## P
Design PIPELINE, start of the top module:
module PIPELINE(input clk,
                input rst,
                input btn,
                input on,
                output [31:0] imem_addr,
                input  [31:0] imem_data,
                output [31:0] dmem_addr,
                output [31:0] dmem_wdata,
                output        dmem_we,
                output        dmem_re,
                input  [31:0] dmem_rdata,
                output        wb_we,
                output [4:0]  wb_reg,
                output [31:0] wb_data);
	wire [31:0] IF_ID_IR_wire;
	wire [31:0] IF_ID_NPC_wire;
	wire [31:0] IF_ID_rs_wire;
	wire [31:0] IF_ID_rt_wire;
	wire [1:0]  ID_EX_WB_wire;
	wire [2:0]  ID_EX_M_wire;
	wire [3:0]  ID_EX_EX_wire;
	wire [31:0] ID_EX_NPC_wire;
	wire [31:0] ID_EX_rdata1out_wire;
	wire [31:0] ID_EX_rdata2out_wire;
	wire [31:0] ID_EX_IR_wire;
	wire [4:0]  ID_EX_instrout_2016_wire;
	wire [4:0]  ID_EX_instrout_1511_wire;
	wire [4:0]  ID_EX_instrout_2521_wire;
	wire [1:0]  EX_MEM_wb_ctlout_wire;
	wire [2:0]  EX_MEM_m_ctlout_wire;
	wire [31:0] EX_MEM_add_result_wire;
	wire        EX_MEM_zero_wire;
	wire [31:0] EX_MEM_alu_result_wire;
	wire [31:0] EX_MEM_rdata2out_wire;
	wire [4:0]  EX_MEM_five_bit_muxout_wire;
	wire        PCSrc_wire;
	wire [4:0]  mem_Write_reg_wire;
	wire [1:0]  mem_control_wb_wire;
	wire [31:0] Read_data_wire;
	wire [31:0] mem_ALU_result_wire;
	wire [31:0] wb_data_wire;
	wire [1:0]  forward_a_sel_wire;
	wire [1:0]  forward_b_sel_wire;
	wire enable_wire;
	wire stall_wire;
	I_FETCH FETCH(
	   .clk(clk),
	   .rst(rst),
	   .stall(stall_wire),
	   .enable(enable_wire),
	   .PCSrc(PCSrc_wire), 
	   .EX_MEM_NPC(EX_MEM_add_result_wire),
	   .imem_data(imem_data),
	   .imem_addr(imem_addr),
	   .IF_ID_IR(IF_ID_IR_wire),
	   .IF_ID_NPC(IF_ID_NPC_wire),
	   .IF_ID_rs(IF_ID_rs_wire),
	   .IF_ID_rt(IF_ID_rt_wire));
	I_DECODE DECODE(
		.clk(clk),
        .rst(rst), 
        .enable(enable_wire),
        .stall(stall_wire),
		.RegWrite(mem_control_wb_wire[1]), 
		.IF_ID_Instr(IF_ID_IR_wire), 
		.IF_ID_NPC(IF_ID_NPC_wire), 
		.MEM_WB_Writereg(mem_Write_reg_wire), 
		.MEM_WB_Writedata(wb_data_wire), 
		.WB(ID_EX_WB_wire), 
		.M(ID_EX_M_wire), 
		.EX(ID_EX_EX_wire), 
		.NPC(ID_EX_NPC_wire), 
		.rdata1out(ID_EX_rdata1out_wire), 
		.rdata2out(ID_EX_rdata2out_wire), 
		.IR(ID_EX_IR_wire), 
		.instrout_2016(ID_EX_instrout_2016_wire), 
		.instrout_1511(ID_EX_instrout_1511_wire),
  ...
For scale: about 5,600 cells after synthesis, about 200 I/O pins, ~0.071 mm^2 of cells after synthesis.
export LEC_CHECK = 0
export CAP_MARGIN = 20
export CELL_PAD_IN_SITES_GLOBAL_PLACEMENT = 1
export CORE_MARGIN = 2
export CORE_UTILIZATION = 36
export CTS_CLUSTER_SIZE = 27
export MAX_ROUTING_LAYER = met4
export PLACE_DENSITY = 0.49
export SETUP_SLACK_MARGIN = 0.42
export SLEW_MARGIN = 20
create_clock -name core_clock -period 3.9 [get_ports {clk}]
run.sh (not shown) runs the stock make flow with config.mk's settings and CLKGATE_MAP_FILE=.
P -> stages 100% | layout checks FAIL | negative setup slack
The inputs of Q differ from those of P as listed below.
- clearing CTS_CLUSTER_SIZE, which used to be 27
- clearing SETUP_SLACK_MARGIN, which used to be 0.42
- swapping 36 for 41 in CORE_UTILIZATION
- clearing PLACE_DENSITY, which used to be 0.49
- clearing CELL_PAD_IN_SITES_GLOBAL_PLACEMENT, which used to be 1
- clearing MAX_ROUTING_LAYER, which used to be met4
- swapping 3.9 for 6.25 in the clock period (ns, I/O delays scaled along)
Q: flow completed, timing, DRC and antenna clean. Q: accumulated negative setup slack higher than P. In Q, the share of the core filled with cells came out 2.0 points above the value in P. Per the comparison of Q with P, setup slack grew by 1.87 ns, met3 demand-to-capacity share in global routing now larger, clock group share of total power climbed 1.3 points. Taking P as the reference, in Q worst setup slack after placement now larger; routed wire length fell 17%; sequential-to-total area share from yosys stat held. Compared with P, Q shows fraction of standard cell area that is sequential higher by 4.2 points. Detailed-routing iteration count for the pre-antenna-repair pass (Q over P): increase, 3. Worst vdd rail ir drop, P and Q: higher on P.
diff inputs: Q => R
- an added ABC_AREA of 1
- a change of CORE_UTILIZATION from 41 to 59
- an added CTS_CLUSTER_SIZE of 94
- a change of the clock period (ns, I/O delays scaled along) from 6.25 to 3.01
==> comparison <==
- What the final checks of R revealed, after a flow that finished every stage, was a layout that fails on negative setup slack.
- R falls short of Q in setup slack after layout.
- Number of vias after detailed routing grows by more than half when moving from Q to R.
- Summary of R over Q: area figure in the yosys stat output up 3.8%; final period utilization up 45 points.
Relative to R, the following input files were edited for S:
- swapping 59 for 57 in CORE_UTILIZATION
- clearing ABC_AREA, which used to be 1
- clearing CTS_CLUSTER_SIZE, which used to be 94
- swapping 3.01 for 4.07 in the clock period (ns, I/O delays scaled along)
Looking at required time reported for the critical path endpoint, S sits 1.03 ns above R. R finished every stage; the final checks, however, were not passed, the failures being negative setup slack. In S the implementation completed, yet the final layout does not meet the checks, the culprit being negative setup slack. Setup slack: S less than R. Higher post-synthesis simple-gate area fraction was reported by R, not S. When the final numbers for R and S were put side by side, the wire length on met1 turned out to be greater in R. R ended up with more cell instances than S did. Between R and S, number of nets at the end of the flow is lower for S, R comes in above that. Cell depth of the worst setup path: S > R. Compared to R, S has shortest clock period the worst path allows after layout 1.27 ns higher. Lower part of the power in registers among R and S: R. S vs R, capture point of the critical path: EXECUTE.ex_mem.rdata2out[0] vs EXECUTE.ex_mem.zero. Diff R -> S | worst slew margin relative to its limit | increase of 7.8 points.
Here is what was changed in the inputs of T compared with S.
- setting SETUP_SLACK_MARGIN to 0.16 for the first time
- changing CORE_UTILIZATION from 57 to 61
- changing the clock period (ns, I/O delays scaled along) from 4.07 to 3.47
--- outcome ---
Comparing S and T, the lower clock power share is on S. [diff] final critical path time including I/O delays and setup, T relative to S: regression. [compare] base=S new=T: worst setup margin lost 0.61 ns; final cell count without fillers up 41; met3 capacity usage during global routing increased by 2.5 points relative to the old numbers; antenna diode count shows an increase of 2. T ends up with a critical path depth that is 15 lower than in S. EXECUTE.ex_mem.rdata2out[0] as the capture point of the worst path was reported by S, and EXECUTE.ex_mem.zero by T. The placeable core region reported for T is smaller than that of S by about 6%. Final checks on T, whose flow otherwise completed, came back failing, citing negative setup slack.
Power is estimated from default activity; no workload was simulated.
